==> inputs of 11-07 <==
// as2650
module as2650(
	input clk,
	input rst,
	input [7:0] bus_in,
	output [7:0] bus_out,
	output le_lo,
	output le_hi,
	output OEb,
	output WEb,
	output bus_dir,
	output IOC,
	output IOD,
	input [6:0] irqs,
	output flag,
	input sense,
	output reg [7:0] ext_io_addr,
	output reg io_bus_cyc,
	output reg io_bus_we,
	output reg [7:0] io_bus_out,
	input [7:0] io_bus_in,
	output [7:0] debug_psl,
	output [7:0] debug_psu,
	output [32:0] la_data_out,
	input wb_hidden_rom_enable,
	output reg cpu_hidden_rom_enable,
	output WE_ram
);
reg trap;
reg [7:0] irqs_latch;
wire [2:0] irq_num = irqs_latch[7] ? 3'h7 : (irqs_latch[6] ? 3'h6 : (irqs_latch[5] ? 3'h5 : (irqs_latch[4] ? 3'h4 : (irqs_latch[3] ? 3'h3 : (irqs_latch[2] ? 3'h2 : (irqs_latch[1] ? 3'h1 : 3'h0))))));
reg [7:0] regs [7:0];
reg [7:0] psu;
assign debug_psu = psu;
assign flag = psu[6];
reg [7:0] psl;
assign debug_psl = psl;
reg [15:0] stack [15:0];
wire [15:0] TOS = stack[psu[3:0] - 1];
reg [12:0] PC;
reg [2:0] page_reg; 
reg [11:0] ivectors_base;
reg [15:0] last_addr;
reg [3:0] cycle;
reg [7:0] insin;
reg [15:0] instruction_args_latch;
reg extend;
reg [1:0] warmup;
reg halted;
wire reset = rst || warmup;
reg indirect_cyc;
reg [1:0] indexed_cyc;
reg [15:0] indirect_target;
reg relative_cyc;
wire [7:0] instruction = cycle == FETCH ? bus_in : insin;
localparam FETCH = 0;
localparam PARAM1 = 1;
localparam PARAM2 = 2;
localparam DATA1 = 3;
localparam IO1 = 4;
localparam IO2 = 5;
localparam INVALID = 6;
localparam HALT = 7;
localparam EXT_IO1 = 8;
localparam EXT_IO2 = 9;
localparam EXT_IO3 = 10;
localparam EXT_IO4 = 11;
localparam INTERRUPT_ACTION1 = 12;
wire [7:0] reg_plus_1 = instr_reg_v + 1;
wire [7:0] reg_minus_1 = instr_reg_v - 1;
wire [1:0] index_control = extend ? 2'b11 : indexed_cyc;
wire [7:0] index = instr_reg_v;
wire is_data_fetch_cycle = relative_cyc || indirect_cyc || cycle == DATA1 || is_interrupt_cycle;
wire is_interrupt_cycle = cycle == INTERRUPT_ACTION1;
wire is_instr_fetch_cycle = (cycle == FETCH || cycle == PARAM1 || cycle == PARAM2) && !is_data_fetch_cycle;
wire le_lo_act = (is_instr_fetch_cycle || is_data_fetch_cycle) && (requested_addr[7:0] != last_addr[7:0] && requested_addr[15:8] == last_addr[15:8]) && !IO_cyc;
assign le_lo = le_lo_act && !reset;
wire le_hi_act = (is_instr_fetch_cycle || is_data_fetch_cycle) && (requested_addr[15:8] != last_addr[15:8]) && !IO_cyc;
  ...
Settings: LEC_CHECK=0, ABC_AREA=1, CAP_MARGIN=30, CELL_PAD_IN_SITES_DETAIL_PLACEMENT=1, CELL_PAD_IN_SITES_GLOBAL_PLACEMENT=2, CORE_ASPECT_RATIO=0.67, CORE_MARGIN=6, CORE_UTILIZATION=59, CTS_CLUSTER_SIZE=76, GPL_ROUTABILITY_DRIVEN=0, GPL_TIMING_DRIVEN=1, HOLD_SLACK_MARGIN=0.12, MAX_ROUTING_LAYER=met5, MIN_ROUTING_LAYER=met1, SETUP_SLACK_MARGIN=-0.81, SLEW_MARGIN=0; clock period 19.5 ns.
run.sh (not shown) runs the stock make flow with config.mk's settings and CLKGATE_MAP_FILE=.
==> 06-01 (differences from 11-07) <==
Settings changed: ABC_AREA 1 to 0, CAP_MARGIN 30 to 20, CELL_PAD_IN_SITES_DETAIL_PLACEMENT 1 to unset, CELL_PAD_IN_SITES_GLOBAL_PLACEMENT 2 to 3, CORE_ASPECT_RATIO 0.67 to unset, CORE_MARGIN 6 to 2, CORE_UTILIZATION 59 to 64, CTS_CLUSTER_SIZE 76 to 27, HOLD_SLACK_MARGIN 0.12 to unset, MAX_ROUTING_LAYER met5 to met4, MIN_ROUTING_LAYER met1 to met2, PLACE_DENSITY_LB_ADDON set to 0.02, SETUP_SLACK_MARGIN -0.81 to -0.04, SLEW_MARGIN 0 to 10, TNS_END_PERCENT set to 95.
==> flow/constraint.sdc (replaced) <==
create_clock -name core_clock -period 16.0 [get_ports {clk}]
set_input_delay 3.2000 -clock core_clock [delete_from_list [all_inputs] [get_ports {clk}]]
set_output_delay 3.2000 -clock core_clock [all_outputs]
set_load 0.01 [all_outputs]
==> 08-04 (differences from 11-07) <==
Settings changed: CELL_PAD_IN_SITES_GLOBAL_PLACEMENT 2 to unset, CORE_ASPECT_RATIO 0.67 to 1.12, CORE_MARGIN 6 to 2, CORE_UTILIZATION 59 to 70, CTS_CLUSTER_DIAMETER set to 231, CTS_CLUSTER_SIZE 76 to unset, GPL_ROUTABILITY_DRIVEN 0 to unset, HOLD_SLACK_MARGIN 0.12 to unset, MAX_ROUTING_LAYER met5 to met4, PLACE_DENSITY_LB_ADDON set to 0.12, SETUP_SLACK_MARGIN -0.81 to 0.98, SLEW_MARGIN 0 to 15.
==> flow/constraint.sdc (replaced) <==
create_clock -name core_clock -period 12.1 [get_ports {clk}]
set_input_delay 2.4200 -clock core_clock [delete_from_list [all_inputs] [get_ports {clk}]]
set_output_delay 2.4200 -clock core_clock [all_outputs]
set_load 0.01 [all_outputs]
==> notes <==
Of 06-01 and 08-04, 08-04 has the higher synthesized area (gap about 2.2%, measured against 08-04).
08-04 never finished: it broke off in 3_5_place_dp on DPL-0033. 06-01 did not get past 3_1_place_gp_skip_io (FLW-0024). 11-07 aborted during 3_1_place_gp_skip_io, error GPL-0301.
The highest die area belongs to 11-07, the lowest to 08-04.
In synthesized cell count, 11-07 and 08-04 do not differ.
==> figures <==
quantity                                                                            06-01                   11-07                   08-04
Net count entering floorplan                                                         3976                    4923                    4923
Yosys cell count                                                                     3778                    4725                    4725
Initial standard-cell utilization of the core                                       0.648                   0.601                   0.709
Die outline area                                                               55200 um^2              65300 um^2              51700 um^2
Adder and majority cell fraction of the synthesized area                           0.0721                  0.0705                  0.0705
Synthesized area                                                               34100 um^2              34900 um^2              34900 um^2
Share of the synthesized netlist area taken by xor and xnor gates                  0.0356                  0.0223                  0.0223
Die y size                                                                         235 um                  211 um                  240 um
Status                                                             stopped before the end  stopped before the end  stopped before the end
Failing step                                                         3_1_place_gp_skip_io    3_1_place_gp_skip_io            3_5_place_dp
Fraction of post-synthesis cell area in the top cell type by area                   0.290                   0.284                   0.284
